== run 1 ==
Design ixu_mc_pipe, start of the top module:
module ixu_mc_pipe (
    input  wire         core_clock_i,
    input  wire         core_flush_i,
    input  wire  [17:0] data_i,
    input  wire         valid_i,
    output logic        busy_o,
    output wire  [ 5:0] rs1_o,
    output wire  [ 5:0] rs2_o,
    input  wire  [31:0] rs1_data_i,
    input  wire  [31:0] rs2_data_i,
    output wire  [ 4:0] rob_o,
    input  wire  [ 6:0] opcode_i,
    input  wire  [ 6:0] ins_type,
    input  wire         imm_i,
    input  wire  [31:0] immediate_i,
    input  wire  [ 5:0] dest_i,
    output logic [ 5:0] wakeup_dest,
    output logic        wakeup_valid,
    output logic [ 5:0] l_wakeup_dest,
    output logic        l_wakeup_valid,
    output logic [ 5:0] ixu_mc_ex_dest,
    output logic [31:0] ixu_mc_ex_data,
    output logic        ixu_mc_ex_valid,
    output logic [ 5:0] ixu_mc_wb_dest,
    output logic [31:0] ixu_mc_wb_data,
    output logic        ixu_mc_wb_valid,
    output wire  [ 4:0] pmu_ins_id_o,
    output wire         pmu_ins_valid_o
);
Size: about 310 flip-flops, ~250 I/O pins, roughly 61000 sq um of cells after synthesis.
export LEC_CHECK = 0
export ABC_AREA = 0
export CAP_MARGIN = 20
export CELL_PAD_IN_SITES_DETAIL_PLACEMENT = 2
export CORE_MARGIN = 2
export CORE_UTILIZATION = 16
export CTS_CLUSTER_SIZE = 98
export PLACE_DENSITY_LB_ADDON = 0.24
export SETUP_SLACK_MARGIN = 1.29
export SLEW_MARGIN = 20
create_clock -name core_clock -period 4.94 [get_ports {core_clock_i}]
run.sh (not shown) runs the stock make flow with config.mk's settings and CLKGATE_MAP_FILE=.
[run 1] flow finished | final checks: failed | reasons: negative setup slack
Input-level comparison between run 2 and run 1:
--- a/flow/config.mk
+++ b/flow/config.mk
@@ -10 +10 @@
-export CELL_PAD_IN_SITES_DETAIL_PLACEMENT = 2
+export CELL_PAD_IN_SITES_DETAIL_PLACEMENT = 0
@@ -12,2 +12,2 @@
-export CORE_UTILIZATION = 16
-export CTS_CLUSTER_SIZE = 98
+export CORE_UTILIZATION = 72
+export CTS_CLUSTER_SIZE = 60
==> flow/constraint.sdc <==
create_clock -name core_clock -period 8.58 [get_ports {core_clock_i}]
set_input_delay 1.7160 -clock core_clock [delete_from_list [all_inputs] [get_ports {core_clock_i}]]
set_output_delay 1.7160 -clock core_clock [all_outputs]
set_load 0.01 [all_outputs]
[summary]
What ended run 2 was a tool error in global routing (5_1_grt); the run never finished. Floorplan utilization: run 2 vs run 1 up 56 points. Against run 1, run 2 comes in 3910 ps higher on post-place setup slack. Summary: with run 1 as the reference, weighted congestion at the end of routability-driven global placement in run 2 moved up by more than 10%. On cell row count, the higher figure sits with run 1, not run 2.
Input-level comparison between run 3 and run 2:
--- a/flow/config.mk
+++ b/flow/config.mk
@@ -12,2 +12,2 @@
-export CORE_UTILIZATION = 72
-export CTS_CLUSTER_SIZE = 60
+export CORE_UTILIZATION = 44
+export CTS_CLUSTER_SIZE = 98
@@ -16,0 +17 @@
+export TNS_END_PERCENT = 15
==> flow/constraint.sdc <==
create_clock -name core_clock -period 4.94 [get_ports {core_clock_i}]
set_input_delay 0.9880 -clock core_clock [delete_from_list [all_inputs] [get_ports {core_clock_i}]]
set_output_delay 0.9880 -clock core_clock [all_outputs]
set_load 0.01 [all_outputs]
==> comparison <==
Nothing crashed in run 3 and all stages finished; the problem is that the final layout failed, the offending checks being negative setup slack.
[compare] base=run 2 new=run 3: die size rose about 60%; final weighted congestion in routability-driven placement went down by 3.0%.
Run 2 -> run 3: yosys stat chip area delta 0, exact match
## Diff of input files: run 4 against run 3
--- a/flow/config.mk
+++ b/flow/config.mk
@@ -12,2 +12,3 @@
-export CORE_UTILIZATION = 44
-export CTS_CLUSTER_SIZE = 98
+export CORE_UTILIZATION = 70
+export CTS_CLUSTER_DIAMETER = 356
+export CTS_CLUSTER_SIZE = 37
@@ -17 +17,0 @@
-export TNS_END_PERCENT = 15
==> flow/constraint.sdc <==
create_clock -name core_clock -period 8.58 [get_ports {core_clock_i}]
set_input_delay 1.7160 -clock core_clock [delete_from_list [all_inputs] [get_ports {core_clock_i}]]
set_output_delay 1.7160 -clock core_clock [all_outputs]
set_load 0.01 [all_outputs]
### Flow results
Comparing number of cells in the design after placement for run 3 and run 4, the smaller number came from run 4.
Run status, run 4: aborted in global routing (5_1_grt), error GRT-0232
Diff run 3 -> run 4: total cell area reported by yosys after synthesis ~0 delta, area enclosed by the die boundary fell by 52000 sq um, setup slack at placement +3590 ps, aoi/oai-family share of the synthesized area barely changed.
Compared with run 3, in run 4 site row count fell 29, placed standard-cell area fell by 8200 sq um, core region area went down 37%.
The inputs of run 5 differ from those of run 4 as listed below.
--- a/flow/config.mk
+++ b/flow/config.mk
@@ -12,4 +12,2 @@
-export CORE_UTILIZATION = 70
-export CTS_CLUSTER_DIAMETER = 356
-export CTS_CLUSTER_SIZE = 37
-export PLACE_DENSITY_LB_ADDON = 0.24
+export CORE_UTILIZATION = 66
+export CTS_CLUSTER_SIZE = 85
==> flow/constraint.sdc <==
create_clock -name core_clock -period 9.04 [get_ports {core_clock_i}]
set_input_delay 1.8080 -clock core_clock [delete_from_list [all_inputs] [get_ports {core_clock_i}]]
set_output_delay 1.8080 -clock core_clock [all_outputs]
set_load 0.01 [all_outputs]
==> results <==
Run 5 reached the final stage; the timing, design-rule and antenna checks on its layout passed. Comparing run 5 against run 4, there is no change at all in chip area in the Yosys report. Looking at count of placed standard cells including taps, run 5 sits 88 higher than run 4 does. Compared run 5 against run 4; sink count of the clock tree within noise. Compared with run 4, in run 5 total clock buffers created by CTS now larger; post-cts gate resize count now smaller; placement-stage worst setup slack now larger; initial core utilization now smaller. The vertical die dimension of run 5 exceeds that of run 4 by about 3%.

---

== oak ==
ixu_mc_pipe again, from the RTL that the note above started with.
==> flow/design.v (excerpt) <==
module ixu_mc_pipe (
    input  wire         core_clock_i,
    input  wire         core_flush_i,
    input  wire  [17:0] data_i,
    input  wire         valid_i,
    output logic        busy_o,
    output wire  [ 5:0] rs1_o,
    output wire  [ 5:0] rs2_o,
    input  wire  [31:0] rs1_data_i,
    input  wire  [31:0] rs2_data_i,
    output wire  [ 4:0] rob_o,
    input  wire  [ 6:0] opcode_i,
    input  wire  [ 6:0] ins_type,
    input  wire         imm_i,
    input  wire  [31:0] immediate_i,
    input  wire  [ 5:0] dest_i,
    output logic [ 5:0] wakeup_dest,
    output logic        wakeup_valid,
    output logic [ 5:0] l_wakeup_dest,
    output logic        l_wakeup_valid,
    output logic [ 5:0] ixu_mc_ex_dest,
    output logic [31:0] ixu_mc_ex_data,
    output logic        ixu_mc_ex_valid,
    output logic [ 5:0] ixu_mc_wb_dest,
    output logic [31:0] ixu_mc_wb_data,
    output logic        ixu_mc_wb_valid,
    output wire  [ 4:0] pmu_ins_id_o,
    output wire         pmu_ins_valid_o
);
  assign rob_o = data_i[4:0];
  assign rs1_o = data_i[11:6];
  assign rs2_o = data_i[17:12];
  typedef enum {
    IDLE,
    DIVISION
  } mc_pipe_state_t;
  mc_pipe_state_t        mc_pipe_state;
  reg             [31:0] a;
  reg             [31:0] b;
  reg             [ 6:0] opc;
  reg             [ 5:0] ex_dest;
  reg             [ 5:0] ex_rob;
  reg                    ex_valid;
  reg             [ 1:0] ex_type;
  reg                    ex_fwd;
  reg                    div_ex;
  wire            [31:0] ex_alu_result;
  wire            [31:0] ex_mul_result;
  wire            [31:0] ex_div_result;
  wire            [31:0] ex_adder_result;
  wire                   mts;
  wire                   mtu;
  wire                   eq;
  wire                   div_busy;
  wire                   div_done;
  wire                   div_dbz;
  wire                   div_overflow;
  wire                   div_valid;
  reg             [31:0] wb_data;
  reg             [ 5:0] wb_dest;
  reg             [ 5:0] wb_rob;
  reg                    wb_mul;
  reg             [31:0] wb_mul_data;
  reg                    wb_fwd;
  reg                    wb_valid;
  always_ff @(posedge core_clock_i) begin
    a   <= ins_type[3] ? 32'd0 : rs1_data_i;
    b   <= imm_i | ins_type[3] ? immediate_i : rs2_data_i;
    opc <= ins_type[3] ? 7'd0 : opcode_i;
  end
  ...
Settings: LEC_CHECK=0, ABC_AREA=0, CAP_MARGIN=30, CELL_PAD_IN_SITES_DETAIL_PLACEMENT=2, CELL_PAD_IN_SITES_GLOBAL_PLACEMENT=2, CORE_MARGIN=4, CORE_UTILIZATION=18, GPL_TIMING_DRIVEN=0, MAX_ROUTING_LAYER=met5, MIN_ROUTING_LAYER=met1, SLEW_MARGIN=20, TNS_END_PERCENT=60; clock period 9.0 ns.
Layout checks on oak: not met. Flow itself completed; violations: setup timing.
Inputs modified between oak and pine:
Settings: CELL_PAD_IN_SITES_DETAIL_PLACEMENT: 2 -> unset; MAX_ROUTING_LAYER: met5 -> unset; CORE_MARGIN: 4 -> 2; CTS_CLUSTER_SIZE: unset -> 36; TNS_END_PERCENT: 60 -> unset; SETUP_SLACK_MARGIN: unset -> -0.72; ABC_AREA: 0 -> unset; MIN_ROUTING_LAYER: met1 -> unset; GPL_TIMING_DRIVEN: 0 -> unset; CELL_PAD_IN_SITES_GLOBAL_PLACEMENT: 2 -> unset; CAP_MARGIN: 30 -> 20; CORE_UTILIZATION: 18 -> 70; the clock period (ns, I/O delays scaled along): 9.0 -> 7.18.
Status: fraction of the mapped netlist area in simple logic gates parity (oak, pine). Looking at floorplan core density across oak and pine, the one that comes out higher is pine. As of pine, post-cts sizing count had fallen by more than half compared to oak. Sort oak and pine by overall chip area asc -> top: pine. Status: area of the synthesized netlist per yosys stat parity (oak, pine). Measured against pine, the chip width of oak comes out at 2.0 times the reference value. NOTE: count of input and output buffers in pine falls short of that of oak. As far as and-or/or-and share of the synthesized area is concerned, pine and oak perform about the same. What pine reported for number of buffers added for setup after CTS has to be multiplied by 2.4 to get the figure for oak. Status: count of cell types in the netlist parity (oak, pine). As the logs show, pine stopped at global routing after a tool error, so it never reached the end of the flow.
Input-level comparison between birch and pine:
Settings: swapping -0.72 for -0.56 in SETUP_SLACK_MARGIN; swapping 70 for 69 in CORE_UTILIZATION; swapping 36 for 37 in CTS_CLUSTER_SIZE.
Notes after the runs:
Diff birch..pine | mux contribution to synthesized area | unchanged
Standard cell area after detailed placement essentially unchanged between pine and birch.
Y dimension of the die (birch over pine): increase, about 0.7%
Going from pine to birch, detailed placement HPWL shrank by a few percent.
Higher share of the core filled by cells before placement among birch and pine: pine
[birch] flow finished | final checks: failed | reasons: setup timing
Die extent in x: birch vs pine up about 0.7%
Across both runs, number of core rows was higher for birch than for pine.
Note that the CTS buffer count recorded for pine amounts to 0.929 times the value seen in birch.
Per the comparison of birch with pine, area of the chip shows an increase of 0.0013 mm², post-CTS setup buffer count shows an increase of about 16%.
For maple, these inputs were changed with respect to birch:
Settings: CTS_CLUSTER_SIZE now 96, was 37; SETUP_SLACK_MARGIN now 0.4, was -0.56; CORE_UTILIZATION now 62, was 69; the clock period (ns, I/O delays scaled along) now 6.93, was 7.18.
Not one of birch and maple finished clean.
The inputs of cedar differ from those of maple as listed below.
Settings: removing CTS_CLUSTER_SIZE (formerly 96); changing CORE_UTILIZATION from 62 to 28; changing the clock period (ns, I/O delays scaled along) from 6.93 to 8.63.
### Flow results
Both conditions hold for cedar: the flow ran to the end and the final layout passed the timing, design-rule and antenna checks.
Row worst-case setup margin in the final layout: cedar higher / maple lower
Total wire length ends up higher on cedar.
From maple to cedar the numbers moved as follows: total number of vias now sits lower; fill cell total of the finished layout now sits higher; core box area now sits higher.
